==> run D: inputs <==
Design emaxi, start of the top module:
module emaxi( 
   wr_wait, rd_wait, rr_access, rr_packet, m_axi_awid, m_axi_awaddr,
   m_axi_awlen, m_axi_awsize, m_axi_awburst, m_axi_awlock,
   m_axi_awcache, m_axi_awprot, m_axi_awqos, m_axi_awvalid, m_axi_wid,
   m_axi_wdata, m_axi_wstrb, m_axi_wlast, m_axi_wvalid, m_axi_bready,
   m_axi_arid, m_axi_araddr, m_axi_arlen, m_axi_arsize, m_axi_arburst,
   m_axi_arlock, m_axi_arcache, m_axi_arprot, m_axi_arqos,
   m_axi_arvalid, m_axi_rready,
   wr_access, wr_packet, rd_access, rd_packet, rr_wait, m_axi_aclk,
   m_axi_aresetn, m_axi_awready, m_axi_wready, m_axi_bid, m_axi_bresp,
   m_axi_bvalid, m_axi_arready, m_axi_rid, m_axi_rdata, m_axi_rresp,
   m_axi_rlast, m_axi_rvalid
   );
make LEC_CHECK=0 ABC_AREA=1 CAP_MARGIN=20 CORE_MARGIN=2 CORE_UTILIZATION=70 CTS_CLUSTER_SIZE=88 PLACE_DENSITY=0.38 SLEW_MARGIN=20 finish   # period 2.02 ns
run.sh (not shown) runs the stock make flow with config.mk's settings and CLKGATE_MAP_FILE=.
==> run F (differences from run D) <==
Settings changed: CORE_UTILIZATION 70 to 72, CTS_CLUSTER_SIZE 88 to unset, PLACE_DENSITY 0.38 to unset, TNS_END_PERCENT set to 5.
==> flow/constraint.sdc (replaced) <==
create_clock -name core_clock -period 2.01 [get_ports {m_axi_aclk}]
set_input_delay 0.4020 -clock core_clock [delete_from_list [all_inputs] [get_ports {m_axi_aclk}]]
set_output_delay 0.4020 -clock core_clock [all_outputs]
set_load 0.01 [all_outputs]
==> notes <==
- Run F finished with negative setup slack left. Run D reached the layout checks and failed them: negative setup slack.
- Fmax: run D is larger than run F (28%).
- Of run F and run D, run D has the higher register-to-register slack (gap 660 ps).
- In run D the setup slack is higher than in run F, by 660 ps.
- Critical path depth is the same in run D and run F.
- Between run F and run D, the lower via count is in run D (gap about 7%, measured against run D).
==> figures <==
|  | run F | run D |
|---|---|---|
| Gate power share | 40.4% | 38.5% |
| Sum of negative setup slack | -30640 ps | -3750 ps |
| Design internal power | 75.5 mW | 74.9 mW |
| Post-CTS sizing | 216 | 461 |
| Run status | failed layout checks | failed layout checks |
| Violated checks | negative setup slack | negative setup slack |
| Data required time at the worst endpoint | 2700 ps | 2560 ps |
| Minimum setup slack among reg-to-reg paths | -1020 ps | -350 ps |
| Sequential Power | 42.7 mW | 42.4 mW |
| Worst-Margin Slew | 1180 ps | 858 ps |
| Core utilization at floorplan | 72.4% | 70.8% |
| Met1 WL | 75.8 mm | 73.7 mm |
| End of the worst register-to-register path | fifo_async.mem.generic.memory_dp.rd_dout[35] | fifo_async.mem.generic.memory_dp.rd_dout[17] |


==> build 14 <==
Starting RTL as in the previous note.
export LEC_CHECK = 0
export ABC_AREA = 1
export CAP_MARGIN = 20
export CORE_MARGIN = 2
export CORE_UTILIZATION = 66
export SETUP_SLACK_MARGIN = 0.94
export SLEW_MARGIN = 20
create_clock -name core_clock -period 5.04 [get_ports {m_axi_aclk}]
==> inputs of build 85, as changes to build 14 <==
- ABC_AREA: 1 -> not set
- CORE_UTILIZATION: 66 -> 70
- CTS_CLUSTER_SIZE: not set -> 42
- SETUP_SLACK_MARGIN: 0.94 -> 0.54
==> flow/constraint.sdc (replaced) <==
create_clock -name core_clock -period 2.07 [get_ports {m_axi_aclk}]
set_input_delay 0.4140 -clock core_clock [delete_from_list [all_inputs] [get_ports {m_axi_aclk}]]
set_output_delay 0.4140 -clock core_clock [all_outputs]
set_load 0.01 [all_outputs]
==> flow_summary.json <==
{
  "outcome": "complete, no violations",
  "p_per_area_mw_per_mm2": 509,
  "antenna_cells_inserted": 8,
  "cap_violations": 0,
  "regArea_mm2": 0.0491,
  "synthAoiAreaFrac": 0.0543,
  "grt_first_pass_wirelength_um": 281000,
  "netlist_area_mm2": 0.0698
}
the above is filed under build 14

==> flow_summary.json <==
{
  "stop_stage": "global routing (5_1_grt)",
  "synthAoiAreaFrac": 0.0640,
  "ys.flops": 1754,
  "postSynthAreaPerCell_um2": 16.0,
  "netlist_area_mm2": 0.0675,
  "tool.error": "[ERROR DPL-0033] detailed placement checks failed during check placement.",
  "yosys_cells": 4217,
  "place_area_mm2": 0.0769,
  "cts-resized-gates": 1306,
  "outcome": "did not finish",
  "yosysWarnings": 4
}
the above is filed under build 85



==> run a <==
emaxi again, from the RTL that the note above started with.
Settings: LEC_CHECK=0, CAP_MARGIN=30, CORE_MARGIN=2, CORE_UTILIZATION=34, CTS_CLUSTER_DIAMETER=119, GPL_TIMING_DRIVEN=0, MIN_ROUTING_LAYER=met2, PLACE_DENSITY_LB_ADDON=0.25, SETUP_SLACK_MARGIN=-0.37, SLEW_MARGIN=20, TNS_END_PERCENT=35; clock period 5.54 ns.
==> inputs of run b, as changes to run a <==
Settings changed: CAP_MARGIN 30 to 20, CORE_UTILIZATION 34 to 66, CTS_CLUSTER_DIAMETER 119 to unset, GPL_TIMING_DRIVEN 0 to unset, MIN_ROUTING_LAYER met2 to unset, PLACE_DENSITY_LB_ADDON 0.25 to unset, SETUP_SLACK_MARGIN -0.37 to unset, TNS_END_PERCENT 35 to unset.
==> flow/constraint.sdc (replaced) <==
create_clock -name core_clock -period 2.6 [get_ports {m_axi_aclk}]
set_input_delay 0.5200 -clock core_clock [delete_from_list [all_inputs] [get_ports {m_axi_aclk}]]
set_output_delay 0.5200 -clock core_clock [all_outputs]
set_load 0.01 [all_outputs]
==> results <==
| metric | run b | run a |
|---|---|---|
| Status | complete, no violations | complete, no violations |
| Met1 track utilization from global routing | 46.4% | 0% |
| Clock network fraction of total power | 30.2% | 32.6% |
| Maximum vdd drop | 0.776 mV | 0.352 mV |
| Total core area | 102,000 sq um | 197,000 sq um |
| Total detailed-routing wirelength | 173 mm | 214 mm |
| Worst-skew pair later-pin latency | 770 ps | 870 ps |
| Core Util, Final | 79.9% | 42.7% |
| Wire length on met3 | 17.5 mm | 91.1 mm |
| Met3 GRT Util | 6.79% | 41.3% |
| Number of clock-tree buffers in the layout | 242 | 250 |
| Sw Share | 29.3% | 32.6% |
| Total stage count of the critical path | 2 | 5 |
No activity file was given, so power comes from the tool's default toggle rates.
